## design/flow/config.mk

```make
export PLATFORM = sky130hd
export DESIGN_NAME = main
export DESIGN_NICKNAME = main
export VERILOG_FILES = /design/flow/design.v
export SDC_FILE = /design/flow/constraint.sdc
export NUM_CORES = 4
export LEC_CHECK = 0
export ABC_AREA = 1
export CAP_MARGIN = 40
export CORE_MARGIN = 2
export CORE_UTILIZATION = 72
export CTS_CLUSTER_DIAMETER = 33
export CTS_CLUSTER_SIZE = 71
export GPL_ROUTABILITY_DRIVEN = 1
export PLACE_DENSITY_LB_ADDON = 0.29
export SETUP_SLACK_MARGIN = 1.57
export SLEW_MARGIN = 15
```

## design/flow/constraint.sdc

```tcl
create_clock -name core_clock -period 12.1 [get_ports {clk}]
set_input_delay 2.4200 -clock core_clock [delete_from_list [all_inputs] [get_ports {clk}]]
set_output_delay 2.4200 -clock core_clock [all_outputs]
set_load 0.01 [all_outputs]
```

## design/flow/design.v

```verilog
`timescale 1ns / 1ps
`default_nettype none
module counterModN #(
    parameter X = 5,   
    parameter N = 20   
) (
    input wire clk,       
    input wire ce,        
    input wire en,        
    input wire reset,     
    output reg [X-1:0] count  
);
    always @(posedge clk) begin
        if (reset) begin
            count <= 0;
        end else if (ce && en) begin
            if (count == N - 1) begin
                count <= 0;
            end else begin
                count <= count + 1;
            end
        end
    end
endmodule
`timescale 1ns / 1ps
`default_nettype none
module clockDivider #(
    parameter N = 500_000   
)(
    input wire clk,        
    input wire en,         
    input wire rst,        
    output reg clk_out,    
    output wire tick       
);
    wire [31:0] count;     
    counterModN #(.X(32), .N(N)) counterMod (
        .clk(clk),
        .ce(1'b1),
        .reset(rst),
        .en(en),
        .count(count)
    );
    assign tick = (count == N - 1) && !clk_out;
    always @(posedge clk) begin
        if (rst) begin
            clk_out <= 1'b0;
        end else if (count == N - 1) begin
            clk_out <= ~clk_out;
        end
    end
endmodule
`timescale 1ns / 1ps
`default_nettype none
module debouncer(
    input wire clk,        
    input wire ce,         
    input wire rst,        
    input wire in,         
    output wire out         
);
    reg q1, q2, q3;
    always @(posedge clk) begin
        if (rst) begin
            q1 <= 1'b0;
            q2 <= 1'b0;
            q3 <= 1'b0;
        end else if (ce) begin
            q1 <= in;
            q2 <= q1;
            q3 <= q2;
        end 
    end
    assign out = (rst == 1'b1) ? 1'b0 : (q1 & q2 & q3);
endmodule
`timescale 1ns / 1ps
`default_nettype none
module synchronizer(
    input wire clk,       
    input wire ce,        
    input wire rst,       
    input wire in,        
    output wire out       
);
    reg q1, q2;
    always @(posedge clk) begin
        if (rst) begin
            q1 <= 1'b0;
            q2 <= 1'b0;
        end else if (ce) begin
            q1 <= in;
            q2 <= q1;
        end
    end
    assign out = (rst) ? 1'b0 : q2;
endmodule
`timescale 1ns / 1ps
`default_nettype none
module shift_left_register(
    input wire        clk,     
    input wire        ce,      
    input wire        rst,     
    input wire        load,    
    input wire        en,      
    input wire [7:0]  Num,     
    output reg [15:0] Out      
);
    integer i;
    always @(posedge clk) begin
        if (rst) begin
            Out <= 16'b0;
        end else if (ce) begin
            if (load) begin
                Out <= {8'b0, Num};
            end else if (en) begin
                for (i = 15; i > 0; i = i - 1) begin
                    Out[i] <= Out[i - 1];
                end
                Out[0] <= 1'b0;
            end
        end
    end
endmodule
`timescale 1ns / 1ps
`default_nettype none
module shift_right_register(
    input wire clk,          
    input wire ce,           
    input wire rst,          
    input wire load,         
    input wire en,           
    input wire [7:0] Num,    
    output reg [7:0] Out     
);
    integer i;
    always @(posedge clk) begin
        if (rst) begin
            Out <= 8'b0;
        end else if (ce) begin
            if (load) begin
                Out <= Num;   
            end else if (en) begin
                for (i = 7; i > 0; i = i - 1) begin
                    Out[i - 1] <= Out[i];
                end
                Out[7] <= 1'b0;   
            end
        end
    end
endmodule
`timescale 1ns / 1ps
`default_nettype none
module CU(
    input wire b0,        
    input wire z,         
    input wire load,      
    output wire Psel,     
    output wire EP,       
    output wire EA,       
    output wire EB,       
    output wire LA,       
    output wire LB,       
    output wire RstP      
);
    assign Psel = b0;
    assign EP = (b0 & ~load);
    assign EA = (~z | load);
    assign EB = (~z | load);
    assign LA = load;
    assign LB = load;
    assign RstP = load;
endmodule
`timescale 1ns / 1ps
`default_nettype none
module BCD #(
    parameter W = 18   
)(
    input wire [W-1:0] bin,            
    output reg [W+(W-4)/3:0] bcd       
);
    integer i, j;
    always @(bin) begin
        for (i = 0; i <= W + (W-4)/3; i = i + 1) begin
            bcd[i] = 1'b0;
        end
        bcd[W-1:0] = bin;
        for (i = 0; i <= W - 4; i = i + 1) begin
            for (j = 0; j <= i / 3; j = j + 1) begin
                if (bcd[W - i + 4*j -: 4] > 4) begin                   
                    bcd[W - i + 4*j -: 4] = bcd[W - i + 4*j -: 4] + 4'd3;
                end
            end
        end
    end
endmodule
`timescale 1ns / 1ps
`default_nettype none
module seven_seg_decoder(
    input wire en,           
    input wire [3:0] num,    
    output reg [6:0] seg     
);
    always @ (num or en) begin
        if (en) begin
            case(num)
                4'd0: seg = 7'b1000000;   
                4'd1: seg = 7'b1111001;   
                4'd2: seg = 7'b0100100;   
                4'd3: seg = 7'b0110000;   
                4'd4: seg = 7'b0011001;   
                4'd5: seg = 7'b0010010;   
                4'd6: seg = 7'b0000010;   
                4'd7: seg = 7'b1111000;   
                4'd8: seg = 7'b0000000;   
                4'd9: seg = 7'b0010000;   
                default: seg = 7'b1111111;  
            endcase
        end else begin
            seg = 7'b1111111;   
        end
    end
endmodule
`timescale 1ns / 1ps
`default_nettype none
module seven_segment_scroller #(
    parameter DIV = 250000            
)(
    input wire clk,                   
    input wire reset,                 
    input wire button_left,           
    input wire button_right,          
    input wire [19:0] product,        
    input wire sign,                  
    output reg [6:0] seg,             
    output reg [3:0] an               
);
    wire slow_tick;                            
    wire slow_level;
    wire [1:0] switch_position;                
    wire debounced_button_left, debounced_button_right;
    wire final_button_left, final_button_right;
    wire [6:0] segment_internal[4:0];          
    reg [2:0] digit_selection;        
    clockDivider #(DIV) clk_divider (
        .clk(clk),
        .en(1'b1),
        .rst(reset),
        .clk_out(slow_level),
        .tick(slow_tick)
    );
    counterModN #(.X(2), .N(4)) position_counter (
        .clk(clk),
        .ce(slow_tick),
        .reset(reset),
        .en(1'b1),
        .count(switch_position)
    );
    debouncer btn_debouncer_left (
        .clk(clk),
        .ce(slow_tick),
        .rst(reset),
        .in(button_left),
        .out(debounced_button_left)
    );
    synchronizer btn_synchronizer_left (
        .clk(clk),
        .ce(slow_tick),
        .rst(reset),
        .in(debounced_button_left),
        .out(final_button_left)
    );
    debouncer btn_debouncer_right (
        .clk(clk),
        .ce(slow_tick),
        .rst(reset),
        .in(button_right),
        .out(debounced_button_right)
    );
    synchronizer btn_synchronizer_right (
        .clk(clk),
        .ce(slow_tick),
        .rst(reset),
        .in(debounced_button_right),
        .out(final_button_right)
    );
    reg button_right_old, button_left_old;
    reg button_right_raise, button_left_raise;  
    always @(posedge clk) begin
        if (reset) begin
            digit_selection <= 3'b000;
            button_right_old <= 0;
            button_left_old <= 0;
            button_right_raise <= 0;
            button_left_raise <= 0;
        end else if (slow_tick) begin
            button_right_raise <= (button_right_old != final_button_right && final_button_right == 1'b1);
            button_left_raise <= (button_left_old != final_button_left && final_button_left == 1'b1);
            button_right_old <= final_button_right;
            button_left_old <= final_button_left;
            if (button_right_raise) begin
                if (digit_selection > 0) begin
                    digit_selection <= digit_selection - 1;
                end
                button_right_raise <= 0;
            end
            if (button_left_raise) begin
                if (digit_selection < 2) begin
                    digit_selection <= digit_selection + 1;
                end
                button_left_raise <= 0;
            end
        end
    end
    seven_seg_decoder decoder_digit_0 (.en(1'b1), .num(product[3:0]), .seg(segment_internal[0]));
    seven_seg_decoder decoder_digit_1 (.en(1'b1), .num(product[7:4]), .seg(segment_internal[1]));
    seven_seg_decoder decoder_digit_2 (.en(1'b1), .num(product[11:8]), .seg(segment_internal[2]));
    seven_seg_decoder decoder_digit_3 (.en(1'b1), .num(product[15:12]), .seg(segment_internal[3]));
    seven_seg_decoder decoder_digit_4 (.en(1'b1), .num(product[19:16]), .seg(segment_internal[4]));
    always @(*) begin
        case (switch_position)
            2'b00: begin
                an = 4'b1110;
                seg = segment_internal[digit_selection];
            end
            2'b01: begin
                an = 4'b1101;
                seg = segment_internal[digit_selection + 1];
            end
            2'b10: begin
                an = 4'b1011;
                seg = segment_internal[digit_selection + 2];
            end
            2'b11: begin
                an = 4'b0111;
                if (sign == 1)
                    seg = 7'b0111111; 
                else
                    seg = 7'b1111111;
            end
            default: begin
                an = 4'b1111;
                seg = 7'b0000000;
            end
        endcase
    end
endmodule
`timescale 1ns / 1ps
`default_nettype none
module main #(
    parameter MAIN_DIV = 8,      
    parameter SCAN_DIV = 4       
)(
    input wire clk,
    input wire rst,    
    input wire btnC,   
    input wire btnL,   
    input wire btnR,   
    input wire [7:0] num1,   
    input wire [7:0] num2,   
    output wire [6:0] seg,            
    output wire [3:0] an,              
    output wire multiplicationFinished    
);
    wire dividedClock;   
    wire dividedTick;    
    clockDivider #(MAIN_DIV) clockDiv(
        .clk(clk),
        .rst(rst),
        .en(1'b1),
        .clk_out(dividedClock),
        .tick(dividedTick)
    );
    wire [7:0] num1Complement, num2Complement;
    wire [7:0] multiplier, multiplicand;
    wire [7:0] multiplicandShifted;
    wire [15:0] multiplierShifted;
    reg  [15:0] productReg;
    reg signReg;
    wire tempSign;
    wire [19:0] bcdOutput;
    wire [15:0] tempOutput;
    assign num1Complement = ~num1 + 1'b1;
    assign num2Complement = ~num2 + 1'b1;
    assign multiplier = (num1[7] == 1) ? num1Complement : num1;
    assign multiplicand = (num2[7] == 1) ? num2Complement : num2;
    wire enableDebounce, enableSync;
    debouncer debounceInst(
        .clk(clk),
        .ce(dividedTick),
        .rst(rst),
        .in(btnC),
        .out(enableDebounce)
    );
    synchronizer syncInst(
        .clk(clk),
        .ce(dividedTick),
        .rst(rst),
        .in(enableDebounce),
        .out(enableSync)
    );
    wire Psel, EP, EA, EB, LA, LB, RstP;
    shift_right_register shiftRightReg(
        .clk(clk),
        .ce(dividedTick),
        .rst(rst),
        .load(LB),
        .en(EB),
        .Num(multiplicand),
        .Out(multiplicandShifted)
    );
    shift_left_register shiftLeftReg(
        .clk(clk),
        .ce(dividedTick),
        .rst(rst),
        .load(LA),
        .en(EA),
        .Num(multiplier),
        .Out(multiplierShifted)
    );
    CU controlUnit(
        .b0(multiplicandShifted[0]),
        .z(multiplicationFinished),  
        .load(enableSync),
        .Psel(Psel),
        .EP(EP),
        .EA(EA),
        .EB(EB),
        .LA(LA),
        .LB(LB),
        .RstP(RstP)
    );
    assign multiplicationFinished = ~(multiplicandShifted[0] | multiplicandShifted[1] | multiplicandShifted[2] | multiplicandShifted[3] | multiplicandShifted[4] | multiplicandShifted[5] | multiplicandShifted[6] | multiplicandShifted[7]);
    always @(posedge clk) begin
        if (rst) begin
            productReg <= 16'b0;
            signReg <= 1'b0;
        end else if (!dividedTick) begin
            productReg <= productReg;
        end else if (RstP == 1) begin
            productReg <= 16'b0;
            signReg <= (num1[7] ^ num2[7]) && num1 != 0 && num2 != 0;
        end else if (EP == 1) begin
            productReg <= (Psel == 1) ? productReg + multiplierShifted : productReg;
        end else begin
            productReg <= productReg;
        end
    end
    assign tempOutput = productReg;
    assign tempSign = signReg;
    BCD #(16) bcdConverter(
        .bin(tempOutput),
        .bcd(bcdOutput)
    );
    seven_segment_scroller #(SCAN_DIV) sevenSegScroller(
        .clk(clk),
        .reset(rst | RstP),
        .button_left(btnL),
        .button_right(btnR),
        .product(bcdOutput),
        .sign(tempSign),
        .seg(seg),
        .an(an)
    );
endmodule
```

## design/flow/run.sh

```bash
#!/bin/bash
# the make line also repeats each setting of config.mk as NAME=value (left out here)
make -C /OpenROAD-flow-scripts/flow DESIGN_CONFIG=/design/flow/config.mk WORK_HOME=/design/flow/orfs CLKGATE_MAP_FILE= finish
```

==> results of run 1 <==
-- timing repair --
item | 4_1_cts
resized | 211
buffers inserted | 67
endpoints found under the setup margin | 7
pin swaps | 78
-- routing by layer --
metal	GRT overflow	global-route usage
met5	2	0.5750
met4	45	0.8773
met3	7	0.7648
met2	84	0.9744
met1	10	0.8024
-- stage by stage --
stage / setup WS (ns) / power, W / utilization
CTS: 1.558 / 0.001005 / 0.8630
floorplan: 2.054 / 0.0004962 / -
global placement: 1.111 / 0.0005219 / 0.7647
detailed placement: 0.4702 / 0.0005251 / 0.7660
==> reports/results.ini, run 1 <==
[placed_design]
dpl.cell_count = 2340
placed_cell_area_um2 = 13200
io_buffers = 32
globalplace.congestion = 1.037
dp_hpwl_mm = 23.60

[synth]
most_common_cell = nand2_1
synthArstFlopShare = 0
synth_nets = 2223
synth_flops = 131
synth.area.mux_share = 0
top_cells_by_count = nand2_1 (578), inv_1 (306), nand3_1 (240), nor2_1 (179), dfxtp_1 (131)
top_cells_by_area = dfxtp_1 (21%), nand2_1 (17%), ha_1 (9.7%), nand3_1 (9.5%), inv_1 (9.1%)
synth_chip_area_um2 = 12660
yosys_most_used_dff = dfxtp_1
ys_cells = 2103
synth-xor-area-share = 0.02114
netlist_area_um2 = 12660
postSynthSeqShare = 0.2071
ys_warn_count = 14
adder_share = 0.09841
edf_count = 0
top_area_frac = 0.2071
ys_sh_aoi = 0.1088
ys_types = 54
simple_gate_area_frac = 0.4513
syn_inst = 2103
syn-mean-instance-area_um2 = 6.022
synth_top_cell_by_area = dfxtp_1
synthTopLogicFamily = simple AND/OR/NAND/NOR gates

[die]
die_x_um = 136.6
num_rows = 48
die_h_um = 136.6
die_area_um2 = 18670
fp_util = 0.7347
ios = 33
coreArea_um2 = 17240

[clocking]
cts-root-buf = clkbuf_16
cts_buffer_depth = 2
cts.htree.levels = 4
cts.sinks = 131
cts_buffers = 17
cts_hold_buf = 0

[outcome]
stop_error = [ERROR GRT-0232] Routing congestion too high. Check the congestion heatmap in the GUI.
lastStage = 5_1_grt
outcome = did not finish

[grt]
grt_remaining_overflow = 148
grt_use_total = 0.8467

==> inputs of run 2 (changes only) <==
- ABC_AREA: 1 -> 0
- CAP_MARGIN: 40 -> 20
- CELL_PAD_IN_SITES_GLOBAL_PLACEMENT: unset -> 2
- CORE_UTILIZATION: 72 -> 28
- CTS_CLUSTER_DIAMETER: 33 -> 46
- CTS_CLUSTER_SIZE: 71 -> 46
- GPL_ROUTABILITY_DRIVEN: 1 -> unset
- MIN_ROUTING_LAYER: unset -> met1
- PLACE_DENSITY_LB_ADDON: 0.29 -> unset
- SETUP_SLACK_MARGIN: 1.57 -> unset
- clock period: 12.1 -> 24.1 ns (I/O delays scaled with it)
==> reports/results.ini, run 2 <==
[power]
leakage_nw = 5.943
p_sw_frac = 0.2207
fin_total_pwr_w = 0.0005005
power-top-group = clock
seqPwrFrac = 0.439
power_frac_clock = 0.509
cellPowerDensity_nw_per_um2 = 30.23
combPwrFrac = 0.052
p_sw_w = 0.0001105
pg_clk_w = 0.000255
powerComb_w = 0.0000261
powerSeq_w = 0.000220
max-vdd-ir-drop_uv = 47.35
p_int_w = 0.0003900

[synth]
syn-mean-instance-area_um2 = 7.403  ; +23%
adder_share = 0.08368  ; -0.01473
synth_nets = 2166  ; -2.6%
top_area_frac = 0.1731  ; -0.03396
syn_inst = 2046  ; -2.7%
postSynthSeqShare = 0.1731  ; -0.03396
netlist_area_um2 = 15150  ; +20%
yosys_most_used_dff = dfxtp_1
ys_types = 125  ; +130%
simple_gate_area_frac = 0.2555  ; -0.1958
synthArstFlopShare = 0  ; unchanged
most_common_cell = nor2_1
synthTopLogicFamily = AND-OR/OR-AND gates
top_cells_by_count = nor2_1 (226), nand2_1 (169), a21oi_1 (145), dfxtp_1 (131), ha_1 (98)
ys_warn_count = 14  ; unchanged
ys_cells = 2046  ; -2.7%
ys_sh_aoi = 0.3311  ; +0.2223
edf_count = 0  ; unchanged
synth_flops = 131  ; unchanged
synth.area.mux_share = 0.02883  ; +0.02883
top_cells_by_area = dfxtp_1 (17%), ha_1 (8.1%), nor2_1 (5.6%), a21oi_1 (4.8%), nand2_1 (4.2%)
synth_chip_area_um2 = 15150  ; +20%
synth-xor-area-share = 0.06815  ; +0.04700
synth_top_cell_by_area = dfxtp_1

[die]
ios = 33  ; unchanged
die_x_um = 236.6  ; +73%
die_area_um2 = 55970  ; +200%
die_h_um = 236.6  ; +73%
coreArea_um2 = 53600  ; +210%
fp_util = 0.2826  ; -0.4521
num_rows = 85  ; +77%

[final_timing]
period_needed_ns = 19.90
hold_viol_final = 0
finalSetupViolCount = 0
fin_skew_ns = 0.009569
fin_crit_sh = 0.8256
rsz0062_at_grt = no
max_freq_mhz = 50.26
relSlewSlack = 0.2859
tns_ns = 0
drv_slew = 0
worst_slack_ns = 4.202
worst_pin_slew_ns = 1.069

[run]
warnings = 81
drv_cap = 0

[layout]
num-fill-cells = 5850
layoutNonFillerInstCount = 2710
nNetsFinal = 2121
area_growth_pct = 9.285
logic_area_um2 = 11660
regArea_um2 = 2623
final_util = 0.3088

[placed_design]
dpl.cell_count = 2676  ; +14%
dpl_worst_slack_ns = 4.511  ; +4.041 ns
globalplace.congestion = 0.8785  ; -15%
dp_hpwl_mm = 34.22  ; +45%
io_buffers = 32  ; unchanged

[min_path]
whs_path_depth = 1
hold_end = clockDiv.counterMod.count[0]$_SDFF_PP0_
min_path_type = flop to flop
hp-start = clockDiv.counterMod.count[0]$_SDFF_PP0_

[critical_path]
worstSetupStartpoint = productReg[13]$_SDFFE_PP0P_
critPathBufInv = 8
rr_endpoint = productReg[15]$_SDFFE_PP0P_
critPathMaxStageDelay_ns = 0.77
required_ns = 19.28
r2r_slack_ns = 20.49
critPathCapture = seg[1]
start_kind = flop
cp_common_cell = ha_1
cp_data_arrival_time_ns = 15.08
slowest_stage = o31a_1
crit_type = flop to output port
cp_top_family = AND-OR/OR-AND gates
worstPathMaxFanout = 20
end_kind = output port
r2r_start = productReg[1]$_SDFFE_PP0P_
reg2regPathDepth = 19
worst-path-stages = 51

[grt]
grt_max_degree = 39
grt_remaining_overflow = 0
grt_util_met3 = 0.02168
grt_pass1_wl_mm = 76.10
grt_pass1_vias = 14288
grt_antenna_before_repair = 0
busiest_layer = met2
grt_use_total = 0.1612
grt_use_met1 = 0.2279
use_met2 = 0.2574

[routing]
num_vias = 15054
dr.pass1.iters = 5
wire_per_inst_um = 16.76
ant_nets = 0
drc = 0
routed_wirelength_mm = 45.42
diodes = 0
vias_per_cell = 5.555
drtIter0Drc = 1057

[clocking]
ctsResizeCount = 0  ; -100%
clk_latency_ns = 0.42
cts_buffers = 17  ; unchanged
cts_buffer_depth = 2  ; unchanged
cts_tree = done
cts_setup_buffers = 0  ; -100%
cts.clk_slew.worst_paths_ns = 0.06
cts.sinks = 131  ; unchanged
cts.htree.levels = 4  ; unchanged
cts_hold_buf = 0  ; unchanged
cts-root-buf = clkbuf_16

[outcome]
outcome = no timing/DRC/antenna violations

## run 2: metrics by stage
step | hold slack, ns | instance area (um2)
floorplan | 0.4175 | 15150
global placement | 0.4288 | 15960
detailed placement | 0.4340 | 15960
CTS | 0.4453 | 16540
global route | 0.4667 | 16550
finish | 0.4392 | 16550
## run 2: area by class of cell
cell class	count	area share
multi-input cells	1704	0.7043
flip-flops and latches	131	0.1584
well taps	696	0.05261
repair buffers	52	0.02827
clock buffers	21	0.02661
inverters	95	0.02154
clock inverters	11	0.008239
## run 2: metal layers
| metal | vias to the layer above | part of all wire |
|---|---|---|
| li1 | 7585 | - |
| met1 | 7049 | 0.49 |
| met2 | 369 | 0.44 |
| met3 | 51 | 0.043 |
| met4 | 0 | 0.017 |
| met5 | - | 0 |
==> inputs of run 3 (changes only) <==
- CAP_MARGIN: 20 -> 40
- CELL_PAD_IN_SITES_GLOBAL_PLACEMENT: 2 -> unset
- CORE_UTILIZATION: 28 -> 72
- CTS_CLUSTER_DIAMETER: 46 -> 246
- CTS_CLUSTER_SIZE: 46 -> 21
- GPL_ROUTABILITY_DRIVEN: unset -> 1
- HOLD_SLACK_MARGIN: unset -> -0.07
- MIN_ROUTING_LAYER: met1 -> unset
- PLACE_DENSITY: unset -> 0.72
- SETUP_SLACK_MARGIN: unset -> -0.33
- clock period: 24.1 -> 6.33 ns (I/O delays scaled with it)
==> reports/results.ini, run 3 <==
[synth]
adder_share = 0.08368  ; unchanged
yosys_most_used_dff = dfxtp_1
synth_nets = 2166  ; unchanged
synth.area.mux_share = 0.02883  ; unchanged
most_common_cell = nor2_1
synth_chip_area_um2 = 15150  ; unchanged
top_area_frac = 0.1731  ; unchanged
top_cells_by_count = nor2_1 (226), nand2_1 (169), a21oi_1 (145), dfxtp_1 (131), ha_1 (98)
synth_top_cell_by_area = dfxtp_1
ys_types = 125  ; unchanged
synth-xor-area-share = 0.06815  ; unchanged
top_cells_by_area = dfxtp_1 (17%), ha_1 (8.1%), nor2_1 (5.6%), a21oi_1 (4.8%), nand2_1 (4.2%)
ys_cells = 2046  ; unchanged
synthTopLogicFamily = AND-OR/OR-AND gates
simple_gate_area_frac = 0.2555  ; unchanged
ys_warn_count = 14  ; unchanged
syn_inst = 2046  ; unchanged
syn-mean-instance-area_um2 = 7.403  ; unchanged
netlist_area_um2 = 15150  ; unchanged
synth_flops = 131  ; unchanged
postSynthSeqShare = 0.1731  ; unchanged
synthArstFlopShare = 0  ; unchanged
edf_count = 0  ; unchanged
ys_sh_aoi = 0.3311  ; unchanged

[die]
fp_util = 0.7274  ; +0.4449
die_x_um = 149.0  ; -37%
ios = 33  ; unchanged
coreArea_um2 = 20820  ; -61%
die_area_um2 = 22210  ; -60%
num_rows = 53  ; -38%
die_h_um = 149.0  ; -37%

[placed_design]
globalplace.congestion = 1.190  ; +35%
placed_cell_area_um2 = 19680  ; +23%
io_buffers = 32  ; unchanged
dp_hpwl_mm = 45.12  ; +32%
dpl.cell_count = 2741  ; +2.4%

[outcome]
outcome = did not finish
stop_error = [ERROR DPL-0038] Utilization greater than 100%, impossible to legalize
lastStage = 4_1_cts

[run 3: per-stage QoR]
| step | hold slack (ns) | setup slack (ns) |
|---|---|---|
| after floorplan | 0.4175 | -5.087 |
| after global placement | 0.4321 | -5.005 |
| after detailed placement | 0.4555 | -5.858 |
==> inputs of run 4 (changes only) <==
- ABC_AREA: 0 -> 1
- CAP_MARGIN: 40 -> 10
- CELL_PAD_IN_SITES_DETAIL_PLACEMENT: unset -> 2
- CORE_UTILIZATION: 72 -> 33
- CTS_CLUSTER_DIAMETER: 246 -> unset
- CTS_CLUSTER_SIZE: 21 -> unset
- GPL_ROUTABILITY_DRIVEN: 1 -> unset
- GPL_TIMING_DRIVEN: unset -> 0
- HOLD_SLACK_MARGIN: -0.07 -> unset
- MAX_ROUTING_LAYER: unset -> met4
- MIN_ROUTING_LAYER: unset -> met2
- PLACE_DENSITY: 0.72 -> 0.6
- SETUP_SLACK_MARGIN: -0.33 -> 4.48
- SLEW_MARGIN: 15 -> 35
- clock period: 6.33 -> 20.0 ns (I/O delays scaled with it)
==> reports/results.ini, run 4 <==
[synth]
yosys_most_used_dff = dfxtp_1
synth_top_cell_by_area = dfxtp_1
ys_cells = 2103  ; +2.8%
top_cells_by_area = dfxtp_1 (21%), nand2_1 (17%), ha_1 (9.7%), nand3_1 (9.5%), inv_1 (9.1%)
adder_share = 0.09841  ; +0.01473
netlist_area_um2 = 12660  ; -16%
postSynthSeqShare = 0.2071  ; +0.03396
ys_types = 54  ; -57%
edf_count = 0  ; unchanged
top_area_frac = 0.2071  ; +0.03396
synth_flops = 131  ; unchanged
most_common_cell = nand2_1
top_cells_by_count = nand2_1 (578), inv_1 (306), nand3_1 (240), nor2_1 (179), dfxtp_1 (131)
synth-xor-area-share = 0.02114  ; -0.04700
syn_inst = 2103  ; +2.8%
ys_warn_count = 14  ; unchanged
synth.area.mux_share = 0  ; -0.02883
synthTopLogicFamily = simple AND/OR/NAND/NOR gates
simple_gate_area_frac = 0.4513  ; +0.1958
ys_sh_aoi = 0.1088  ; -0.2223
syn-mean-instance-area_um2 = 6.022  ; -19%
synth_nets = 2223  ; +2.6%
synth_chip_area_um2 = 12660  ; -16%
synthArstFlopShare = 0  ; unchanged

[outcome]
outcome = did not finish
lastStage = 5_1_grt
stop_error = [ERROR GRT-0232] Routing congestion too high. Check the congestion heatmap in the GUI.

[die]
ios = 33  ; unchanged
fp_util = 0.3354  ; -0.3920
num_rows = 71  ; +34%
die_x_um = 199.9  ; +34%
die_area_um2 = 39960  ; +80%
coreArea_um2 = 37760  ; +81%
die_h_um = 199.9  ; +34%

[placed_design]
dpl.cell_count = 2646  ; -3.5%
dpl_worst_slack_ns = 5.347  ; +11.21 ns
dp_hpwl_mm = 43.36  ; -3.9%
io_buffers = 32  ; unchanged
globalplace.congestion = 0.8835  ; -26%

[clocking]
cts_buffer_depth = 2
cts_hold_buf = 0
cts.sinks = 131
cts_buffers = 17
cts-root-buf = clkbuf_16
cts.htree.levels = 4

[grt]
grt_use_total = 0.7071
grt_remaining_overflow = 104

[run 4: repair_timing]
| action | 4_1_cts |
|---|---|
| setup endpoints to repair | 7 |
| hold endpoints to repair | 0 |
| buffers inserted | 2 |
| gates resized | 10 |
[run 4: routing by layer]
layer | track usage | GRT overflow
met2 | 0.7695 | 8
met5 | - | -
met4 | 0.4938 | 7
met3 | 0.7562 | 89
met1 | - | -
[run 4: metrics by stage]
step	instance area [um2]	total power [W]
4_1_cts	14290	0.0006679
3_5_place_dp	13620	0.0003243
3_3_place_gp	13620	0.0003195
2_1_floorplan	12660	0.0003002
==> inputs of run 5 (changes only) <==
- ABC_AREA: 1 -> unset
- CAP_MARGIN: 10 -> 20
- CELL_PAD_IN_SITES_DETAIL_PLACEMENT: 2 -> unset
- CORE_UTILIZATION: 33 -> 65
- GPL_TIMING_DRIVEN: 0 -> unset
- MAX_ROUTING_LAYER: met4 -> unset
- MIN_ROUTING_LAYER: met2 -> unset
- PLACE_DENSITY: 0.6 -> unset
- SETUP_SLACK_MARGIN: 4.48 -> 2.44
- SLEW_MARGIN: 35 -> 20
- clock period: 20.0 -> 13.7 ns (I/O delays scaled with it)
==> reports/results.ini, run 5 <==
[die]
die_h_um = 156.7  ; -22%
coreArea_um2 = 22780  ; -40%
die_area_um2 = 24540  ; -39%
die_x_um = 156.7  ; -22%
num_rows = 55  ; -23%
ios = 33  ; unchanged
fp_util = 0.6650  ; +0.3296

[critical_path]
crit_type = flop to output port
end_kind = output port
slowest_stage = o41ai_1
required_ns = 10.96
cp_data_arrival_time_ns = 11.24
start_kind = flop
critPathBufInv = 13
critPathMaxStageDelay_ns = 0.54
worstSetupStartpoint = productReg[13]$_SDFFE_PP0P_
cp_common_cell = ha_4
rr_endpoint = productReg[15]$_SDFFE_PP0P_
reg2regPathDepth = 19
cp_top_family = AND-OR/OR-AND gates
r2r_start = productReg[1]$_SDFFE_PP0P_
worstPathMaxFanout = 7
worst-path-stages = 57
r2r_slack_ns = 9.51
critPathCapture = seg[5]

[synth]
top_cells_by_count = nor2_1 (226), nand2_1 (169), a21oi_1 (145), dfxtp_1 (131), ha_1 (98)
most_common_cell = nor2_1
adder_share = 0.08368  ; -0.01473
edf_count = 0  ; unchanged
synth_top_cell_by_area = dfxtp_1
ys_warn_count = 14  ; unchanged
synth.area.mux_share = 0.02883  ; +0.02883
syn_inst = 2046  ; -2.7%
yosys_most_used_dff = dfxtp_1
synth_flops = 131  ; unchanged
synthTopLogicFamily = AND-OR/OR-AND gates
top_cells_by_area = dfxtp_1 (17%), ha_1 (8.1%), nor2_1 (5.6%), a21oi_1 (4.8%), nand2_1 (4.2%)
simple_gate_area_frac = 0.2555  ; -0.1958
synth_chip_area_um2 = 15150  ; +20%
postSynthSeqShare = 0.1731  ; -0.03396
top_area_frac = 0.1731  ; -0.03396
ys_types = 125  ; +130%
netlist_area_um2 = 15150  ; +20%
syn-mean-instance-area_um2 = 7.403  ; +23%
ys_cells = 2046  ; -2.7%
synth_nets = 2166  ; -2.6%
synthArstFlopShare = 0  ; unchanged
ys_sh_aoi = 0.3311  ; +0.2223
synth-xor-area-share = 0.06815  ; +0.04700

[power]
pg_clk_w = 0.000450
combPwrFrac = 0.054
p_int_w = 0.0006730
max-vdd-ir-drop_uv = 105.5
cellPowerDensity_nw_per_um2 = 45.53
powerComb_w = 0.0000474
power_frac_clock = 0.509
power-top-group = clock
p_sw_frac = 0.2382
p_sw_w = 0.0002104
powerSeq_w = 0.000386
seqPwrFrac = 0.437
leakage_nw = 7.314

[final_timing]
hold_viol_final = 0
fin_skew_ns = 0.01111
fin_crit_sh = 1.021
rsz0062_at_grt = yes
worst_pin_slew_ns = 1.151
finalSetupViolCount = 7
period_needed_ns = 13.98
tns_ns = -1.380
drv_slew = 0
max_freq_mhz = 71.52
worst_slack_ns = -0.2828
relSlewSlack = 0.2311

[grt]
grt_remaining_overflow = 0
grt_pass1_wl_mm = 77.74
grt_use_total = 0.3765
grt_antenna_before_repair = 0
grt_max_degree = 39
grt_pass1_vias = 16209

[run]
warnings = 86
drv_cap = 0

[routing]
num_vias = 18194
drc = 0
dr.pass1.iters = 16
ant_nets = 0
diodes = 0
vias_per_cell = 7.146
wire_per_inst_um = 20.97
drtIter0Drc = 2679
routed_wirelength_mm = 53.39

[outcome]
so_faults = setup timing
outcome = failed layout checks

[layout]
regArea_um2 = 2629
nNetsFinal = 2340
layoutNonFillerInstCount = 2546
num-fill-cells = 1266
logic_area_um2 = 13280
final_util = 0.8518
area_growth_pct = 28.09

[clocking]
cts_buffer_depth = 2  ; unchanged
cts.clk_slew.worst_paths_ns = 0.06
cts_buffers = 17  ; unchanged
cts.htree.levels = 4  ; unchanged
cts_tree = done
cts_hold_buf = 0  ; unchanged
clk_latency_ns = 0.42
cts-root-buf = clkbuf_16
cts.sinks = 131  ; unchanged

[placed_design]
globalplace.congestion = 1.042  ; +18%
dpl_worst_slack_ns = -0.3449  ; -5.692 ns
dp_hpwl_mm = 31.47  ; -27%
io_buffers = 32  ; unchanged
dpl.cell_count = 2386  ; -9.8%

[min_path]
hold_end = sevenSegScroller.button_right_old$_SDFFE_PP0P_
hp-start = sevenSegScroller.button_right_old$_SDFFE_PP0P_
min_path_type = flop to flop
whs_path_depth = 2

[run 5: area by class of cell]
class | count | area share
Tap cell | 313 | 0.02018
Clock inverter | 13 | 0.007867
Timing Repair Buffer | 268 | 0.1105
Sequential cell | 131 | 0.1355
Multi-Input combinational cell | 1707 | 0.6845
Inverter | 95 | 0.01915
Clock buffer | 19 | 0.02231
[run 5: through the flow]
stage	total power [W]	instance area [um2]	hold slack [ns]
after detailed placement	0.0004398	16780	0.4500
final	0.0008834	19400	0.4565
after global placement	0.0004387	16770	0.4370
after floorplan	0.0004216	15790	0.4175
after CTS	0.0008799	18530	0.4551
after global routing	0.0009014	19400	0.4710
[run 5: routing by layer]
metal  up-vias  share of wire  wire [um]  track usage
met5         -              0          0            0
met4         0          0.061       3281       0.1512
met3       414          0.097       5171      0.05594
met2      1357           0.46      24760       0.6522
met1      8400           0.38      20180       0.4688
li1       8023              -          -            -
[run 5: repair_timing]
action | 4_1_cts | 5_1_grt
endpoints found under the setup margin | 7 | 7
cloned | 2 | 2
pin swaps | 85 | 93
resized | 151 | 112
setup buffers | 78 | 46
==> inputs of run 6 (changes only) <==
- ABC_AREA: unset -> 1
- CORE_UTILIZATION: 65 -> 67
- CTS_CLUSTER_DIAMETER: unset -> 28
- CTS_CLUSTER_SIZE: unset -> 72
- SETUP_SLACK_MARGIN: 2.44 -> 1.79
- clock period: 13.7 -> 11.4 ns (I/O delays scaled with it)
==> reports/results.ini, run 6 <==
[synth]
syn_inst = 2103  ; +2.8%
ys_cells = 2103  ; +2.8%
synth_top_cell_by_area = dfxtp_1
edf_count = 0  ; unchanged
synthArstFlopShare = 0  ; unchanged
ys_sh_aoi = 0.1088  ; -0.2223
ys_warn_count = 14  ; unchanged
yosys_most_used_dff = dfxtp_1
postSynthSeqShare = 0.2071  ; +0.03396
top_cells_by_area = dfxtp_1 (21%), nand2_1 (17%), ha_1 (9.7%), nand3_1 (9.5%), inv_1 (9.1%)
synth_chip_area_um2 = 12660  ; -16%
top_area_frac = 0.2071  ; +0.03396
simple_gate_area_frac = 0.4513  ; +0.1958
top_cells_by_count = nand2_1 (578), inv_1 (306), nand3_1 (240), nor2_1 (179), dfxtp_1 (131)
synth-xor-area-share = 0.02114  ; -0.04700
most_common_cell = nand2_1
synth_nets = 2223  ; +2.6%
synthTopLogicFamily = simple AND/OR/NAND/NOR gates
adder_share = 0.09841  ; +0.01473
netlist_area_um2 = 12660  ; -16%
synth.area.mux_share = 0  ; -0.02883
synth_flops = 131  ; unchanged
syn-mean-instance-area_um2 = 6.022  ; -19%
ys_types = 54  ; -57%

[critical_path]
critPathMaxStageDelay_ns = 0.60  ; +0.06 ns
critPathBufInv = 17  ; +4
required_ns = 9.12  ; -1.84 ns
cp_common_cell = nand2_2
slowest_stage = ha_1
rr_endpoint = productReg[15]$_SDFFE_PP0P_
critPathCapture = seg[2]
worst-path-stages = 64  ; +12%
cp_data_arrival_time_ns = 10.99  ; -0.25 ns
reg2regPathDepth = 29  ; +10
r2r_start = productReg[1]$_SDFFE_PP0P_
crit_type = flop to output port
start_kind = flop
r2r_slack_ns = 5.92  ; -3.59 ns
cp_top_family = simple AND/OR/NAND/NOR gates
worstSetupStartpoint = productReg[14]$_SDFFE_PP0P_
worstPathMaxFanout = 5  ; -2
end_kind = output port

[power]
cellPowerDensity_nw_per_um2 = 68.91  ; +51%
power-top-group = clock
powerSeq_w = 0.000467  ; +21%
power_frac_clock = 0.515  ; +0.006
p_sw_frac = 0.2372  ; -0.0009774
powerComb_w = 0.0000826  ; +74%
fin_total_pwr_w = 0.001132  ; +28%
pg_clk_w = 0.000583  ; +30%
p_sw_w = 0.0002686  ; +28%
max-vdd-ir-drop_uv = 145.5  ; +38%
combPwrFrac = 0.073  ; +0.019
leakage_nw = 8.463  ; +16%
p_int_w = 0.0008638  ; +28%
seqPwrFrac = 0.412  ; -0.025

[grt]
grt_remaining_overflow = 0  ; unchanged
grt_antenna_before_repair = 6  ; +6
grt_max_degree = 30  ; -23%
grt_use_total = 0.3776  ; +0.001004
grt_pass1_wl_mm = 63.35  ; -19%
grt_pass1_vias = 14098  ; -13%

[final_timing]
fin_crit_sh = 1.164  ; +0.1434
period_needed_ns = 13.27
hold_viol_final = 0  ; unchanged
whs_ns = 0.4464  ; -0.01012 ns
worst_pin_slew_ns = 1.992  ; +0.8413 ns
worst_slack_ns = -1.870  ; -1.587 ns
max_freq_mhz = 75.36
relSlewSlack = -0.3362  ; -0.5673
finalSetupViolCount = 7  ; unchanged
drv_slew = 4  ; +4
rsz0062_at_grt = yes
fin_skew_ns = 0.01468  ; +0.003572 ns

[clocking]
cts.htree.levels = 4  ; unchanged
cts_tree = done
cts.sinks = 131  ; unchanged
cts.clk_slew.worst_paths_ns = 0.06  ; about the same
cts_buffer_depth = 2  ; unchanged
clk_latency_ns = 0.43  ; about the same
cts-root-buf = clkbuf_16
cts_hold_buf = 0  ; unchanged
cts_buffers = 17  ; unchanged

[placed_design]
dpl_worst_slack_ns = 0.3623  ; +0.7072 ns
io_buffers = 32  ; unchanged
globalplace.congestion = 0.9294  ; -11%
dpl.cell_count = 2346  ; -1.7%
dp_hpwl_mm = 22.68  ; -28%

[layout]
regArea_um2 = 2625  ; -0.14%
logic_area_um2 = 10050  ; -24%
area_growth_pct = 29.77
nNetsFinal = 2395  ; +2.4%
num-fill-cells = 963  ; -24%
layoutNonFillerInstCount = 2527  ; -0.75%

[min_path]
hold_end = sevenSegScroller.clk_divider.counterMod.count[0]$_SDFF_PP0_
hp-start = sevenSegScroller.clk_divider.counterMod.count[0]$_SDFF_PP0_
whs_path_depth = 1  ; -1
min_path_type = flop to flop

[die]
fp_util = 0.6793  ; +0.01428
die_area_um2 = 20020  ; -18%
num_rows = 50  ; -9.1%
coreArea_um2 = 18640  ; -18%
die_x_um = 141.5  ; -9.7%
ios = 33  ; unchanged
die_h_um = 141.5  ; -9.7%

[routing]
drc = 0  ; unchanged
wire_per_inst_um = 22.94  ; +9.4%
routed_wirelength_mm = 57.97  ; +8.6%
num_vias = 17373  ; -4.5%
vias_per_cell = 6.875  ; -3.8%
drtIter0Drc = 3836  ; +43%
dr.pass1.iters = 22  ; +6
ant_nets = 0  ; unchanged

[outcome]
outcome = failed layout checks
so_faults = capacitance limit, slew limit, setup timing

[run]
warnings = 85  ; -1.2%
drv_cap = 1  ; +1

## run 6: area by class of cell
class / instances / share of cell area
Multi-Input combinational cell: 1594 / 0.6114
Sequential cell: 131 / 0.1597
Timing Repair Buffer: 180 / 0.08923
Inverter: 351 / 0.08299
Clock buffer: 19 / 0.02695
Tap cell: 234 / 0.01782
Clock inverter: 13 / 0.01112
Antenna cell: 5 / 0.0007614
## run 6: metal layers
layer / wire (um) / share of wire / track usage
met5: 558 / 0.0096 / 0
met4: 7234 / 0.12 / 0.1858
met3: 9646 / 0.17 / 0.06682
met2: 22610 / 0.39 / 0.6686
met1: 17920 / 0.31 / 0.4396
## run 6: per-stage QoR
step / area, um2 / utilization / TNS (ns)
global route: 16420 / 0.8809 / -15.67
floorplan: 12750 / - / 0
finish: 16430 / 0.8815 / -12.37
global placement: 13280 / 0.7121 / 0
CTS: 15450 / 0.8287 / 0
detailed placement: 13280 / 0.7121 / 0
## run 6: what timing repair did
action	in CTS	in global routing
setup buffers	106	38
resized	237	169
endpoints found under the setup margin	7	7
pin swaps	110	88
==> inputs of run 7 (changes only) <==
- CORE_UTILIZATION: 67 -> 65
- CTS_CLUSTER_DIAMETER: 28 -> 46
- CTS_CLUSTER_SIZE: 72 -> 71
- HOLD_SLACK_MARGIN: unset -> 0.29
- PLACE_DENSITY_LB_ADDON: unset -> 0.01
- SETUP_SLACK_MARGIN: 1.79 -> 2.44
- clock period: 11.4 -> 8.19 ns (I/O delays scaled with it)
==> reports/results.ini, run 7 <==
[synth]
synth_flops = 131  ; unchanged
netlist_area_um2 = 12660  ; unchanged
adder_share = 0.09841  ; unchanged
synth_nets = 2223  ; unchanged
ys_sh_aoi = 0.1088  ; unchanged
synth.area.mux_share = 0  ; unchanged
synth_top_cell_by_area = dfxtp_1
synthArstFlopShare = 0  ; unchanged
top_area_frac = 0.2071  ; unchanged
ys_types = 54  ; unchanged
top_cells_by_area = dfxtp_1 (21%), nand2_1 (17%), ha_1 (9.7%), nand3_1 (9.5%), inv_1 (9.1%)
most_common_cell = nand2_1
synthTopLogicFamily = simple AND/OR/NAND/NOR gates
syn-mean-instance-area_um2 = 6.022  ; unchanged
synth-xor-area-share = 0.02114  ; unchanged
syn_inst = 2103  ; unchanged
top_cells_by_count = nand2_1 (578), inv_1 (306), nand3_1 (240), nor2_1 (179), dfxtp_1 (131)
synth_chip_area_um2 = 12660  ; unchanged
ys_cells = 2103  ; unchanged
ys_warn_count = 14  ; unchanged
yosys_most_used_dff = dfxtp_1
simple_gate_area_frac = 0.4513  ; unchanged
edf_count = 0  ; unchanged
postSynthSeqShare = 0.2071  ; unchanged

[outcome]
stop_error = [ERROR GRT-0232] Routing congestion too high. Check the congestion heatmap in the GUI.
outcome = did not finish
lastStage = 5_1_grt

[clocking]
cts_buffer_depth = 2  ; unchanged
cts.htree.levels = 4  ; unchanged
cts_buffers = 17  ; unchanged
cts-root-buf = clkbuf_16
cts.sinks = 131  ; unchanged
cts_hold_buf = 0  ; unchanged

[die]
die_area_um2 = 20620  ; +3.0%
coreArea_um2 = 19270  ; +3.4%
num_rows = 51  ; +2.0%
fp_util = 0.6571  ; -0.02214
die_h_um = 143.6  ; +1.5%
ios = 33  ; unchanged
die_x_um = 143.6  ; +1.5%

[placed_design]
globalplace.congestion = 1.048  ; +13%
io_buffers = 32  ; unchanged
dpl_worst_slack_ns = -1.406  ; -1.768 ns
placed_cell_area_um2 = 15320  ; +15%
dp_hpwl_mm = 25.21  ; +11%

[grt]
grt_remaining_overflow = 18
grt_use_total = 0.6539

## run 7: metrics by stage
stage / hold slack (ns) / setup TNS [ns] / instances / power, W / util
4_1_cts: 0.4493 / -8.889 / 2694 / 0.001597 / 0.8733
3_5_place_dp: 0.4357 / -9.513 / 2608 / 0.0007753 / 0.7950
3_3_place_gp: 0.4301 / -7.396 / 2608 / 0.0007716 / 0.7950
2_1_floorplan: 0.4175 / -2.810 / 2103 / 0.0007333 / -
## run 7: what timing repair did
item,in CTS
gates cloned,1
endpoints found under the setup margin,7
pin swaps,114
resized,158
buffers inserted,54
## run 7: per-layer routing
layer | track usage | overflow
met1 | 0.6586 | 0
met2 | 0.8867 | 12
met3 | 0.4558 | 1
met4 | 0.5800 | 5
met5 | 0.1178 | 0
==> inputs of run 8 (changes only) <==
- CORE_UTILIZATION: 65 -> 68
- CTS_CLUSTER_DIAMETER: 46 -> unset
- CTS_CLUSTER_SIZE: 71 -> unset
- HOLD_SLACK_MARGIN: 0.29 -> unset
- PLACE_DENSITY: unset -> 0.6
- PLACE_DENSITY_LB_ADDON: 0.01 -> unset
- SETUP_SLACK_MARGIN: 2.44 -> unset
- clock period: 8.19 -> 14.0 ns (I/O delays scaled with it)
==> reports/results.ini, run 8 <==
[final_timing]
hold_viol_final = 0
rsz0062_at_grt = no
fin_crit_sh = 0.8888
tns_ns = 0
whs_ns = 0.4599
worst_pin_slew_ns = 1.019
relSlewSlack = 0.3184
period_needed_ns = 12.44
fin_skew_ns = 0.009547
max_freq_mhz = 80.37
drv_slew = 0
finalSetupViolCount = 0

[critical_path]
slowest_stage = clkdlybuf4s50_1
r2r_start = sevenSegScroller.clk_divider.counterMod.count[0]$_SDFF_PP0_
critPathMaxStageDelay_ns = 0.53
critPathBufInv = 16
crit_type = flop to output port
worstPathMaxFanout = 6
rr_endpoint = sevenSegScroller.clk_divider.counterMod.count[30]$_SDFF_PP0_
critPathCapture = seg[1]
worst-path-stages = 77
worstSetupStartpoint = productReg[14]$_SDFFE_PP0P_
required_ns = 11.20
cp_common_cell = nand2_1
start_kind = flop
reg2regPathDepth = 21
end_kind = output port
cp_top_family = simple AND/OR/NAND/NOR gates
cp_data_arrival_time_ns = 9.64
r2r_slack_ns = 9.79

[layout]
area_growth_pct = 8.744
fin_area_um2 = 13770
nNetsFinal = 2251

[power]
p_sw_frac = 0.2528
p_sw_w = 0.0002221
max-vdd-ir-drop_uv = 95.95
seqPwrFrac = 0.433
powerComb_w = 0.0000654
cellPowerDensity_nw_per_um2 = 63.79
pg_clk_w = 0.000433
power_frac_clock = 0.493
p_int_w = 0.0006564
powerSeq_w = 0.000380
power-top-group = clock
leakage_nw = 7.284
combPwrFrac = 0.074

[die]
die_h_um = 140.5  ; -2.2%
coreArea_um2 = 18150  ; -5.8%
die_x_um = 140.5  ; -2.2%
ios = 33  ; unchanged
die_area_um2 = 19730  ; -4.3%
num_rows = 49  ; -3.9%
fp_util = 0.6978  ; +0.04069

[clocking]
cts_buffers = 17  ; unchanged
cts_setup_buffers = 0  ; -100%
cts.htree.levels = 4  ; unchanged
cts_hold_buf = 0  ; unchanged
ctsResizeCount = 0  ; -100%
cts-root-buf = clkbuf_16
clk_latency_ns = 0.42
cts_buffer_depth = 2  ; unchanged
cts.clk_slew.worst_paths_ns = 0.06
cts.sinks = 131  ; unchanged
cts_tree = done

[routing]
vias_per_cell = 5.507
dr.pass1.iters = 7
drtIter0Drc = 755
wire_per_inst_um = 12.36
ant_nets = 0
num_vias = 13069
drc = 0
diodes = 0
routed_wirelength_mm = 29.34

[placed_design]
dp_hpwl_mm = 22.45  ; -11%
placed_cell_area_um2 = 13190  ; -14%
globalplace.congestion = 0.9666  ; -7.8%
io_buffers = 32  ; unchanged

[synth]
yosys_most_used_dff = dfxtp_1
syn_inst = 2103  ; unchanged
synth-xor-area-share = 0.02114  ; unchanged
synth.area.mux_share = 0  ; unchanged
synthTopLogicFamily = simple AND/OR/NAND/NOR gates
synth_top_cell_by_area = dfxtp_1
syn-mean-instance-area_um2 = 6.022  ; unchanged
ys_types = 54  ; unchanged
simple_gate_area_frac = 0.4513  ; unchanged
synth_chip_area_um2 = 12660  ; unchanged
adder_share = 0.09841  ; unchanged
most_common_cell = nand2_1
top_cells_by_count = nand2_1 (578), inv_1 (306), nand3_1 (240), nor2_1 (179), dfxtp_1 (131)
synthArstFlopShare = 0  ; unchanged
top_cells_by_area = dfxtp_1 (21%), nand2_1 (17%), ha_1 (9.7%), nand3_1 (9.5%), inv_1 (9.1%)
netlist_area_um2 = 12660  ; unchanged
synth_flops = 131  ; unchanged
ys_cells = 2103  ; unchanged
top_area_frac = 0.2071  ; unchanged
edf_count = 0  ; unchanged
ys_sh_aoi = 0.1088  ; unchanged
synth_nets = 2223  ; unchanged
postSynthSeqShare = 0.2071  ; unchanged
ys_warn_count = 14  ; unchanged

[min_path]
hp-start = sevenSegScroller.clk_divider.counterMod.count[0]$_SDFF_PP0_
hold_end = sevenSegScroller.clk_divider.counterMod.count[0]$_SDFF_PP0_
min_path_type = flop to flop
whs_path_depth = 1

[grt]
grt_antenna_before_repair = 0
grt_pass1_vias = 11995
grt_use_total = 0.2982
grt_remaining_overflow = 0
grt_max_degree = 30
busiest_layer = met2
grt_util_met3 = 0.04000
use_met2 = 0.5413
grt_use_met1 = 0.3812
grt_pass1_wl_mm = 51.22

[run]
warnings = 83
drv_cap = 0

[outcome]
outcome = no timing/DRC/antenna violations

[run 8: through the flow]
step | std cells | setup slack (ns) | util | power (W)
floorplan | 2103 | 3.574 | - | 0.0004289
global placement | 2341 | 2.437 | 0.7266 | 0.0004514
detailed placement | 2341 | 2.055 | 0.7266 | 0.0004522
CTS | 2373 | 1.589 | 0.7588 | 0.0008807
global route | 2373 | 0.3214 | 0.7588 | 0.0009071
finish | 2373 | 1.557 | 0.7588 | 0.0008785
[run 8: final cells by class]
class | instances | area, um2
Inverter | 351 | 1320
Clock inverter | 14 | 145.1
Multi-Input combinational cell | 1594 | 8607
Sequential cell | 131 | 2623
Tap cell | 229 | 286.5
Clock buffer | 18 | 439.2
Timing Repair Buffer | 36 | 350.3
Fill cell | 1479 | 4377
[run 8: layer usage]
layer | vias up | share of wire
met5 | - | 0
met4 | 0 | 0.010
met3 | 26 | 0.043
met2 | 282 | 0.48
met1 | 5915 | 0.46
li1 | 6846 | -
==> inputs of run 9 (changes only) <==
- CELL_PAD_IN_SITES_GLOBAL_PLACEMENT: unset -> 3
- CORE_ASPECT_RATIO: unset -> 1.97
- CORE_UTILIZATION: 68 -> 40
- CTS_CLUSTER_DIAMETER: unset -> 389
- CTS_CLUSTER_SIZE: unset -> 100
- PLACE_DENSITY: 0.6 -> unset
- PLACE_DENSITY_LB_ADDON: unset -> 0.05
- SLEW_MARGIN: 20 -> 30
- TNS_END_PERCENT: unset -> 15
- clock period: 14.0 -> 20.0 ns (I/O delays scaled with it)
==> reports/results.ini, run 9 <==
[synth]
synth_chip_area_um2 = 12660  ; unchanged
top_cells_by_count = nand2_1 (578), inv_1 (306), nand3_1 (240), nor2_1 (179), dfxtp_1 (131)
ys_types = 54  ; unchanged
syn-mean-instance-area_um2 = 6.022  ; unchanged
ys_cells = 2103  ; unchanged
syn_inst = 2103  ; unchanged
top_cells_by_area = dfxtp_1 (21%), nand2_1 (17%), ha_1 (9.7%), nand3_1 (9.5%), inv_1 (9.1%)
ys_warn_count = 14  ; unchanged
edf_count = 0  ; unchanged
top_area_frac = 0.2071  ; unchanged
synth_nets = 2223  ; unchanged
synthArstFlopShare = 0  ; unchanged
simple_gate_area_frac = 0.4513  ; unchanged
netlist_area_um2 = 12660  ; unchanged
synth_top_cell_by_area = dfxtp_1
most_common_cell = nand2_1
synth_flops = 131  ; unchanged
ys_sh_aoi = 0.1088  ; unchanged
adder_share = 0.09841  ; unchanged
postSynthSeqShare = 0.2071  ; unchanged
synth-xor-area-share = 0.02114  ; unchanged
yosys_most_used_dff = dfxtp_1
synth.area.mux_share = 0  ; unchanged
synthTopLogicFamily = simple AND/OR/NAND/NOR gates

[die]
die_area_um2 = 33180  ; +68%
die_x_um = 130.8  ; -6.9%
coreArea_um2 = 31200  ; +72%
die_h_um = 253.7  ; +81%
num_rows = 91  ; +86%
fp_util = 0.4059  ; -0.2919

[outcome]
stop_error = [ERROR FLW-0024] Place density exceeds 1.0 (current PLACE_DENSITY_LB_ADDON =  0.05). Please check if the value of  PLACE_DENSITY_LB_ADDON is between 0 and 0.99.
lastStage = 3_1_place_gp_skip_io
outcome = did not finish

==> inputs of run 10 (changes only) <==
- CELL_PAD_IN_SITES_GLOBAL_PLACEMENT: 3 -> unset
- CORE_ASPECT_RATIO: 1.97 -> unset
- CORE_UTILIZATION: 40 -> 12
- CTS_CLUSTER_DIAMETER: 389 -> unset
- CTS_CLUSTER_SIZE: 100 -> unset
- PLACE_DENSITY: unset -> 0.6
- PLACE_DENSITY_LB_ADDON: 0.05 -> unset
- SLEW_MARGIN: 30 -> 20
- TNS_END_PERCENT: 15 -> unset
- clock period: 20.0 -> 29.0 ns (I/O delays scaled with it)
==> reports/results.ini, run 10 <==
[outcome]
outcome = no timing/DRC/antenna violations

[synth]
top_cells_by_area = dfxtp_1 (21%), nand2_1 (17%), ha_1 (9.7%), nand3_1 (9.5%), inv_1 (9.1%)
synth-xor-area-share = 0.02114  ; unchanged
ys_cells = 2103  ; unchanged
most_common_cell = nand2_1
top_cells_by_count = nand2_1 (578), inv_1 (306), nand3_1 (240), nor2_1 (179), dfxtp_1 (131)
synthArstFlopShare = 0  ; unchanged
ys_sh_aoi = 0.1088  ; unchanged
ys_types = 54  ; unchanged
syn-mean-instance-area_um2 = 6.022  ; unchanged
synthTopLogicFamily = simple AND/OR/NAND/NOR gates
edf_count = 0  ; unchanged
netlist_area_um2 = 12660  ; unchanged
postSynthSeqShare = 0.2071  ; unchanged
top_area_frac = 0.2071  ; unchanged
synth_top_cell_by_area = dfxtp_1
simple_gate_area_frac = 0.4513  ; unchanged
ys_warn_count = 14  ; unchanged
synth.area.mux_share = 0  ; unchanged
yosys_most_used_dff = dfxtp_1
adder_share = 0.09841  ; unchanged
synth_nets = 2223  ; unchanged
syn_inst = 2103  ; unchanged
synth_chip_area_um2 = 12660  ; unchanged
synth_flops = 131  ; unchanged

[clocking]
cts_tree = done
clk_latency_ns = 0.45
cts.clk_slew.worst_paths_ns = 0.06
cts.htree.levels = 4
cts_setup_buffers = 0
cts.sinks = 131
cts_buffer_depth = 2
cts-root-buf = clkbuf_16
cts_buffers = 17
ctsResizeCount = 0
cts_hold_buf = 0

[min_path]
hold_end = clockDiv.counterMod.count[0]$_SDFF_PP0_
hp-start = clockDiv.counterMod.count[0]$_SDFF_PP0_
whs_path_depth = 1
min_path_type = flop to flop

[final_timing]
period_needed_ns = 15.51
fin_crit_sh = 0.5349
relSlewSlack = 0.3117
tns_ns = 0
hold_viol_final = 0
rsz0062_at_grt = no
finalSetupViolCount = 0
fin_skew_ns = 0.01107
max_freq_mhz = 64.47
drv_slew = 0
worst_pin_slew_ns = 1.023

[critical_path]
worstSetupStartpoint = productReg[14]$_SDFFE_PP0P_
end_kind = output port
cp_top_family = simple AND/OR/NAND/NOR gates
reg2regPathDepth = 21
critPathCapture = seg[0]
cp_common_cell = nand2_1
critPathMaxStageDelay_ns = 0.51
worstPathMaxFanout = 6
r2r_start = sevenSegScroller.clk_divider.counterMod.count[0]$_SDFF_PP0_
worst-path-stages = 74
cp_data_arrival_time_ns = 9.71
critPathBufInv = 16
r2r_slack_ns = 25.01
slowest_stage = clkdlybuf4s50_1
required_ns = 23.20
rr_endpoint = sevenSegScroller.clk_divider.counterMod.count[30]$_SDFF_PP0_
start_kind = flop
crit_type = flop to output port

[die]
ios = 33
die_h_um = 328.9  ; +30%
die_area_um2 = 108100  ; +230%
die_x_um = 328.9  ; +150%
coreArea_um2 = 105000  ; +240%
fp_util = 0.1206  ; -0.2853
num_rows = 119  ; +31%

[grt]
grt_max_degree = 30
grt_pass1_vias = 11733
grt_remaining_overflow = 0
grt_use_total = 0.06007
grt_antenna_before_repair = 0
grt_pass1_wl_mm = 54.74

[routing]
drtIter0Drc = 739
drc = 0
ant_nets = 0
routed_wirelength_mm = 32.20
wire_per_inst_um = 9.112
dr.pass1.iters = 6
vias_per_cell = 3.604
num_vias = 12735
diodes = 0

[power]
seqPwrFrac = 0.426
cellPowerDensity_nw_per_um2 = 28.33
p_sw_frac = 0.2601
power-top-group = clock
p_int_w = 0.0003189
combPwrFrac = 0.077
power_frac_clock = 0.498
leakage_nw = 7.279
pg_clk_w = 0.000214
fin_total_pwr_w = 0.0004311
powerSeq_w = 0.000183
max-vdd-ir-drop_uv = 32.97
p_sw_w = 0.0001121
powerComb_w = 0.0000331

[layout]
nNetsFinal = 2251
layoutNonFillerInstCount = 3534
area_growth_pct = 20.15

[run]
warnings = 81
drv_cap = 0

[placed_design]
dpl.cell_count = 3503
globalplace.congestion = 0.9240
io_buffers = 32
dp_hpwl_mm = 25.12

[run 10: area by class of cell]
cell class | count | area [um2]
Inverter | 351 | 1320
Tap cell | 1391 | 1740
Timing Repair Buffer | 36 | 350.3
Multi-Input combinational cell | 1594 | 8611
Fill cell | 12085 | 89750
Sequential cell | 131 | 2623
Clock buffer | 21 | 470.5
Clock inverter | 10 | 100.1
[run 10: routing by layer]
layer	wire, um	share of wire	track usage	vias to the layer above
met5	0	0	0	-
met4	380	0.012	0.01707	0
met1	15600	0.48	0.07642	5668
li1	-	-	-	6837
met2	15000	0.47	0.1033	201
met3	1217	0.038	0.01037	29
[run 10: metrics by stage]
step,worst slack (ns),cell area (um2),hold WS [ns],util
2_1_floorplan,15.57,12660,0.4175,-
3_3_place_gp,14.26,14640,0.4288,0.1395
3_5_place_dp,14.01,14640,0.4368,0.1395
4_1_cts,13.47,15210,0.4468,0.1449
5_1_grt,12.35,15210,0.4628,0.1449
6_report,13.49,15210,0.4442,0.1449
==> inputs of run 11 (changes only) <==
- ABC_AREA: 1 -> unset
- CORE_UTILIZATION: 12 -> 54
- PLACE_DENSITY: 0.6 -> unset
- SETUP_SLACK_MARGIN: unset -> 2.59
- clock period: 29.0 -> 8.79 ns (I/O delays scaled with it)
==> reports/results.ini, run 11 <==
[critical_path]
cp_top_family = AND-OR/OR-AND gates
worstPathMaxFanout = 6  ; unchanged
r2r_start = productReg[1]$_SDFFE_PP0P_
slowest_stage = or4_4
required_ns = 7.03  ; -16.17 ns
end_kind = output port
critPathBufInv = 9  ; -7
worst-path-stages = 54  ; -27%
critPathCapture = seg[6]
r2r_slack_ns = 4.78  ; -20.23 ns
crit_type = flop to output port
cp_common_cell = ha_4
worstSetupStartpoint = productReg[13]$_SDFFE_PP0P_
start_kind = flop
critPathMaxStageDelay_ns = 0.53  ; +0.02 ns
reg2regPathDepth = 19  ; -9.5%
cp_data_arrival_time_ns = 10.44  ; +0.73 ns
rr_endpoint = productReg[15]$_SDFFE_PP0P_

[synth]
syn-mean-instance-area_um2 = 7.403  ; +23%
synth_nets = 2166  ; -2.6%
top_cells_by_count = nor2_1 (226), nand2_1 (169), a21oi_1 (145), dfxtp_1 (131), ha_1 (98)
netlist_area_um2 = 15150  ; +20%
synthTopLogicFamily = AND-OR/OR-AND gates
top_area_frac = 0.1731  ; -0.03396
postSynthSeqShare = 0.1731  ; -0.03396
simple_gate_area_frac = 0.2555  ; -0.1958
synth_flops = 131  ; unchanged
edf_count = 0  ; unchanged
ys_cells = 2046  ; -2.7%
synth-xor-area-share = 0.06815  ; +0.04700
synthArstFlopShare = 0  ; unchanged
most_common_cell = nor2_1
yosys_most_used_dff = dfxtp_1
top_cells_by_area = dfxtp_1 (17%), ha_1 (8.1%), nor2_1 (5.6%), a21oi_1 (4.8%), nand2_1 (4.2%)
ys_sh_aoi = 0.3311  ; +0.2223
adder_share = 0.08368  ; -0.01473
synth_chip_area_um2 = 15150  ; +20%
synth.area.mux_share = 0.02883  ; +0.02883
syn_inst = 2046  ; -2.7%
ys_types = 125  ; +130%
synth_top_cell_by_area = dfxtp_1
ys_warn_count = 14  ; unchanged

[outcome]
outcome = failed layout checks
so_faults = setup timing

[placed_design]
globalplace.congestion = 1.009  ; +9.2%
io_buffers = 32  ; unchanged
dpl.cell_count = 2856  ; -18%
dp_hpwl_mm = 36.92  ; +47%
placed_cell_area_um2 = 19930  ; +36%
dpl_worst_slack_ns = -3.376  ; -17.38 ns

[clocking]
cts_tree = done
cts.clk_slew.worst_paths_ns = 0.06  ; about the same
clk_latency_ns = 0.46  ; about the same
cts.sinks = 131  ; unchanged
cts-root-buf = clkbuf_16
cts_buffer_depth = 3  ; +1
cts.htree.levels = 4  ; unchanged
cts_buffers = 25  ; +8
cts_hold_buf = 0  ; unchanged

[power]
seqPwrFrac = 0.410  ; -0.016
powerComb_w = 0.0000726  ; +120%
powerSeq_w = 0.000603  ; +230%
power-top-group = clock
combPwrFrac = 0.049  ; -0.028
cellPowerDensity_nw_per_um2 = 66.70  ; +140%
p_sw_w = 0.0003045  ; +170%
pg_clk_w = 0.000794  ; +270%
p_sw_frac = 0.2072  ; -0.05292
p_int_w = 0.001165  ; +270%
power_frac_clock = 0.540  ; +0.042
leakage_nw = 9.003  ; +24%
max-vdd-ir-drop_uv = 194.9  ; +490%

[min_path]
hp-start = sevenSegScroller.btn_synchronizer_right.q1$_SDFFE_PP0P_
hold_end = sevenSegScroller.btn_synchronizer_right.q2$_SDFFE_PP0P_
min_path_type = flop to flop
whs_path_depth = 2  ; +1

[routing]
vias_per_cell = 6.186  ; +72%
diodes = 0  ; unchanged
drtIter0Drc = 1532  ; +110%
wire_per_inst_um = 17.44  ; +91%
drc = 0  ; unchanged
dr.pass1.iters = 6  ; unchanged
ant_nets = 0  ; unchanged
num_vias = 18262  ; +43%
routed_wirelength_mm = 51.49  ; +60%

[final_timing]
tns_ns = -23.06  ; -23.06 ns
max_freq_mhz = 82.01
drv_slew = 0  ; unchanged
fin_crit_sh = 1.387  ; +0.8524
finalSetupViolCount = 7  ; +7
worst_pin_slew_ns = 1.005  ; -0.01790 ns
period_needed_ns = 12.19
fin_skew_ns = 0.01736  ; +0.006294 ns
hold_viol_final = 0  ; unchanged
rsz0062_at_grt = yes
worst_slack_ns = -3.404  ; -16.89 ns
relSlewSlack = 0.3285  ; +0.01685

[die]
die_h_um = 171.5  ; -48%
coreArea_um2 = 27710  ; -74%
die_x_um = 171.5  ; -48%
ios = 33  ; unchanged
fp_util = 0.5467  ; +0.4261
num_rows = 61  ; -49%
die_area_um2 = 29410  ; -73%

[grt]
grt_antenna_before_repair = 0  ; unchanged
grt_max_degree = 39  ; +30%
grt_remaining_overflow = 0  ; unchanged
grt_use_total = 0.3293  ; +0.2692
grt_pass1_vias = 17109  ; +46%
grt_pass1_wl_mm = 81.62  ; +49%

[layout]
regArea_um2 = 2629  ; +0.24%
final_util = 0.7952  ; +0.6502
nNetsFinal = 2689  ; +19%
logic_area_um2 = 13100  ; +52%
layoutNonFillerInstCount = 2952  ; -16%
fin_area_um2 = 22030  ; +45%
area_growth_pct = 45.44
num-fill-cells = 1883  ; -84%

[run]
drv_cap = 0  ; unchanged
warnings = 86  ; +6.2%

## run 11: routing by layer
metal / wire, um / up-vias / global-route usage / part of all wire
li1: - / 8733 / - / -
met1: 22610 / 8776 / 0.4307 / 0.44
met2: 25200 / 640 / 0.5787 / 0.49
met3: 2531 / 113 / 0.02784 / 0.049
met4: 1149 / 0 / 0.09175 / 0.022
met5: 0 / - / 0 / 0
## run 11: repair_timing
item	CTS	global route
buffers inserted	30	34
resized	113	115
endpoints found under the hold margin	0	0
endpoints found under the setup margin	7	7
pin swaps	70	85
## run 11: cell type report
| type | instances | area share |
|---|---|---|
| multi-input combinational | 1704 | 0.5948 |
| timing repair buffer | 612 | 0.2164 |
| sequential | 131 | 0.1193 |
| clock buffer | 31 | 0.03124 |
| tap | 378 | 0.02147 |
| inverter | 95 | 0.01653 |
| clock inverter | 1 | 0.0002272 |
## run 11: per-stage QoR
stage	total power, W	hold WS, ns
2_1_floorplan	0.0006571	0.4175
3_3_place_gp	0.0006848	0.4365
3_5_place_dp	0.0006866	0.4446
4_1_cts	0.001475	0.4548
5_1_grt	0.001508	0.4733
6_report	0.001469	0.4529
Power and IR drop assume default switching activity.
